// top
module top(
     input wire clk, reset,
     input wire start, si,
     output wire [3:0] an,
     output wire [7:0] sseg
    );
==> flow/config.mk <==
export PLATFORM = sky130hd
export DESIGN_NAME = top
export DESIGN_NICKNAME = top
export VERILOG_FILES = /design/flow/design.v
export SDC_FILE = /design/flow/constraint.sdc
export NUM_CORES = 4
export LEC_CHECK = 0
export ABC_AREA = 1
export CAP_MARGIN = 30
export CORE_ASPECT_RATIO = 0.74
export CORE_MARGIN = 2
export CORE_UTILIZATION = 44
export GPL_ROUTABILITY_DRIVEN = 0
export HOLD_SLACK_MARGIN = 0.19
export MAX_ROUTING_LAYER = met4
export PLACE_DENSITY = 0.35
export SLEW_MARGIN = 35
==> flow/constraint.sdc <==
create_clock -name core_clock -period 3.01 [get_ports {clk}]
set_input_delay 0.6020 -clock core_clock [delete_from_list [all_inputs] [get_ports {clk}]]
set_output_delay 0.6020 -clock core_clock [all_outputs]
set_load 0.01 [all_outputs]
run.sh (not shown) runs the stock make flow with config.mk's settings and CLKGATE_MAP_FILE=.
Then changed:
CAP_MARGIN = 20   (was 30)
CORE_ASPECT_RATIO = default   (was 0.74)
CORE_UTILIZATION = 72   (was 44)
GPL_ROUTABILITY_DRIVEN = default   (was 0)
HOLD_SLACK_MARGIN = default   (was 0.19)
MAX_ROUTING_LAYER = default   (was met4)
PLACE_DENSITY = default   (was 0.35)
SLEW_MARGIN = 20   (was 35)
clock period = 15.4 ns   (was 3.01 ns; I/O delays follow)
After rerunning: Cell area went down by a few percent. Wire length decreases by a little under a tenth. Synthesized area does not change. Via count climbs by a few percent.
Then changed:
CTS_CLUSTER_DIAMETER = 368   (was default)
CTS_CLUSTER_SIZE = 15   (was default)
PLACE_DENSITY_LB_ADDON = 0.07   (was default)
clock period = 2.9 ns   (was 15.4 ns; I/O delays follow)
Outcome:
- The changed run finished with timing, DRC and antenna clean
- clock skew goes down by 0.011 ns
- utilization goes down by 1.2 points
- area after synthesis does not change
Then changed:
CTS_CLUSTER_DIAMETER = default   (was 368)
CTS_CLUSTER_SIZE = 10   (was 15)
PLACE_DENSITY_LB_ADDON = default   (was 0.07)
SETUP_SLACK_MARGIN = 0.26   (was default)
=>
- setup slack stays flat
- total power rose by roughly a tenth
- count of clock-buffer cells in the layout rose by 12
- final area rose by a few percent
- routed wire length rose by a few percent
- worst hold slack improved by 0.0099 ns
Then changed:
CAP_MARGIN = 15   (was 20)
CELL_PAD_IN_SITES_DETAIL_PLACEMENT = 0   (was default)
CORE_ASPECT_RATIO = 0.9   (was default)
CTS_CLUSTER_SIZE = 99   (was 10)
MAX_ROUTING_LAYER = met5   (was default)
PLACE_DENSITY = 0.36   (was default)
SETUP_SLACK_MARGIN = 0.84   (was 0.26)
- This time the run completed and failed the layout checks on negative setup slack
- routed wire length grows by a quarter to a third
- worst setup slack got worse by 0.17 ns
- utilization grows by 7.4 points
- total power grows by roughly a tenth
- die size is about the same
- register-to-register slack improved by 0.31 ns
- global-route usage grows by 3.6 points
- clock power grows by about a fifth
- non-clock buffer count grows by 18
- cell area grows by a little under a tenth
- worst hold slack got worse by 0.017 ns

* * *

Starting RTL as in the previous note.
make LEC_CHECK=0 ABC_AREA=0 CAP_MARGIN=20 CELL_PAD_IN_SITES_GLOBAL_PLACEMENT=2 CORE_MARGIN=2 CORE_UTILIZATION=26 CTS_CLUSTER_SIZE=81 GPL_ROUTABILITY_DRIVEN=0 GPL_TIMING_DRIVEN=1 MIN_ROUTING_LAYER=met2 SETUP_SLACK_MARGIN=1.92 SLEW_MARGIN=20 TNS_END_PERCENT=95 finish   # period 10.0 ns
Next try:
Settings changed: ABC_AREA 0 to 1, CAP_MARGIN 20 to 30, CELL_PAD_IN_SITES_GLOBAL_PLACEMENT 2 to default, CORE_ASPECT_RATIO from default to 0.74, CORE_UTILIZATION 26 to 25, CTS_CLUSTER_SIZE 81 to default, GPL_TIMING_DRIVEN 1 to default, HOLD_SLACK_MARGIN from default to 0.19, MAX_ROUTING_LAYER from default to met4, MIN_ROUTING_LAYER met2 to default, SETUP_SLACK_MARGIN 1.92 to -0.08, TNS_END_PERCENT 95 to default.
=> Final area goes up by 6.5%. Wire length goes down by 1.6%. First-iteration DRC count goes down by 38%. Utilization goes down by 1.4 points. Sequential power is about the same. Die size goes up by 10%.
Next try:
Settings changed: CAP_MARGIN 30 to 20, CORE_ASPECT_RATIO 0.74 to default, CORE_UTILIZATION 25 to 72, GPL_ROUTABILITY_DRIVEN 0 to default, HOLD_SLACK_MARGIN 0.19 to default, MAX_ROUTING_LAYER met4 to default, PLACE_DENSITY_LB_ADDON from default to 0.08, SETUP_SLACK_MARGIN -0.08 to default.
Clock period 10.0 ns to 2.9 ns, I/O delays scaled along.
Total power goes up to 3.2 times its value.
Clock-buffer cell count went down by 7.
Final area drops by 3.7%.
Register-to-register slack gets worse by 6.5 ns.
Global-route usage grows by 19 points.
Routed wire length falls by about 2.4%.
Critical path depth went up by 2.
Worst hold slack loses 0.014 ns.
Clock power came out higher to 2.9 times its value.
Via count goes up by 3.6%.
Non-clock buffer count climbs by 31.
Next try:
Settings changed: CAP_MARGIN 20 to 0, CTS_CLUSTER_DIAMETER from default to 400, CTS_CLUSTER_SIZE from default to 10, PLACE_DENSITY_LB_ADDON 0.08 to 0.04, SETUP_SLACK_MARGIN from default to 0.26.
=>
- combinational power shrinks by 2.3%
- final area drops by about 0.43%
- power is lower by about 3.6%

* * *

pepper:
Starting RTL as in the previous note.
export LEC_CHECK = 0
export CAP_MARGIN = 15
export CELL_PAD_IN_SITES_DETAIL_PLACEMENT = 0
export CORE_ASPECT_RATIO = 0.92
export CORE_MARGIN = 2
export CORE_UTILIZATION = 72
export CTS_CLUSTER_SIZE = 29
export HOLD_SLACK_MARGIN = -0.09
export MAX_ROUTING_LAYER = met5
export PLACE_DENSITY_LB_ADDON = 0.01
export SETUP_SLACK_MARGIN = 0.97
export SLEW_MARGIN = 20
create_clock -name core_clock -period 3.3 [get_ports {clk}]
Input changes introduced in sierra (baseline for comparison: pepper):
- removing HOLD_SLACK_MARGIN (formerly -0.09)
- changing CTS_CLUSTER_SIZE from 29 to 99
- changing PLACE_DENSITY_LB_ADDON from 0.01 to 0.06
- removing CORE_ASPECT_RATIO (formerly 0.92)
- changing the clock period (ns, I/O delays scaled along) from 3.3 to 3.58
[summary]
Run comparison: sierra highest-power group sequential cells; pepper highest-power group the clock network. Diff pepper -> sierra: multi-input gate area in the final layout went down by 5.3%; maximum number of pins on one net before global-route repair saw a decrease; half-perimeter wire length of the detailed placement result decreased 4.5%; met1 layer usage reported by global route shows a reduction of 4.1 points; global-route usage decreased 3.1 points. From pepper to sierra the numbers moved as follows: multi-input gate share of the layout cell area now sits higher, final standard cell area without fillers lost about 6%, post-route non-filler standard cell count has decreased, combinational power shows a reduction of about 20%. Summary — area growth from synthesis to layout, sierra relative to pepper: lower, by 6.9 points.
Input changes introduced in tundra (baseline for comparison: sierra):
- CAP_MARGIN: 15 -> 20
- SETUP_SLACK_MARGIN: 0.97 -> unset
- MAX_ROUTING_LAYER: met5 -> unset
- CTS_CLUSTER_SIZE: 99 -> unset
- CELL_PAD_IN_SITES_DETAIL_PLACEMENT: 0 -> unset
- PLACE_DENSITY_LB_ADDON: 0.06 -> unset
- ABC_AREA: unset -> 1
- the clock period (ns, I/O delays scaled along): 3.58 -> 2.9
==> results <==
tundra: number of buffers created by CTS about 3.7% above sierra
Of the two candidates, sierra has the better final area and tundra the worse one.
In the tables for sierra and tundra, fraction of the cycle the final worst path needs reads lower with sierra.
Compared with sierra, tundra shows filler cell count that has gone up by more than a quarter.
Against sierra, tundra comes in 0.54 ns lower on data required time at the worst endpoint.
diff inputs: tundra => cedar
- PLACE_DENSITY: unset -> 0.39
- SETUP_SLACK_MARGIN: unset -> 0.72
- CTS_CLUSTER_DIAMETER: unset -> 96
- GPL_ROUTABILITY_DRIVEN: unset -> 0
- CORE_ASPECT_RATIO: unset -> 0.88
### Flow results
cedar gives more summed area of non-filler cells in the final layout than tundra did. Diff tundra -> cedar: clock-buffer cell count higher; worst setup slack after layout went down; share of the core filled by cells before placement has increased; final total negative setup slack did not really move. On clock skew, tundra tracks cedar almost exactly. cedar vs. tundra: layout buffer count excluding clock buffers higher, share of total power in the clock network shows a reduction of 3.9 points, final cell count +28, wire length reported by the detailed router saw an increase.
Relative to cedar, the following input files were edited for violet:
- ABC_AREA now 0, was 1
- HOLD_SLACK_MARGIN now -0.08, previously not set
- SETUP_SLACK_MARGIN now 0.38, was 0.72
- CAP_MARGIN now 0, was 20
- CORE_ASPECT_RATIO now 0.92, was 0.88
Findings:
- Completing all stages was not enough for violet: its layout failed the final checks because of setup timing.
- Between violet and cedar, the difference in combined flip-flop and latch cell area is negligible.
- In violet the post-synthesis to final-layout area growth turned out 1.5 points higher than in cedar.
- Row met2 routing resource usage after global routing: violet lower / cedar higher
- Mean routed wirelength per cell (violet vs. cedar) increases by more than 10%
- Taking cedar as the reference, in violet synthesized instance count went down 23%; core utilization before placement went down 0.72 points.
--- input diff violet..zinc ---
- putting PLACE_DENSITY_LB_ADDON at 0.07 where nothing was set
- clearing CORE_ASPECT_RATIO, which used to be 0.92
- swapping 0 for 1 in ABC_AREA
- putting CTS_CLUSTER_SIZE at 15 where nothing was set
- swapping 0 for 20 in CAP_MARGIN
- clearing HOLD_SLACK_MARGIN, which used to be -0.08
- clearing GPL_ROUTABILITY_DRIVEN, which used to be 0
- swapping 0.38 for 0.45 in SETUP_SLACK_MARGIN
- clearing PLACE_DENSITY, which used to be 0.39
- swapping 96 for 91 in CTS_CLUSTER_DIAMETER
--- outcome ---
zinc can be clocked faster than violet.
[compare] base=violet new=zinc: power share of the clock group saw a decrease, utilization saw a decrease.
Summary of violet and zinc: one run falls short of a clean finish, namely violet.
Nothing crashed in violet and all stages finished; the problem is that the final layout failed, the offending checks being setup timing.
Measured against each other, violet and zinc differ in fraction of the core area occupied by cells at floorplan, the lower figure coming from zinc.
Changes observed in zinc relative to violet: clock skew ~0 delta; clock buffer and inverter area fraction after layout -2.0 points.
Power figures rest on the tool's default switching activity, not on a simulated workload.
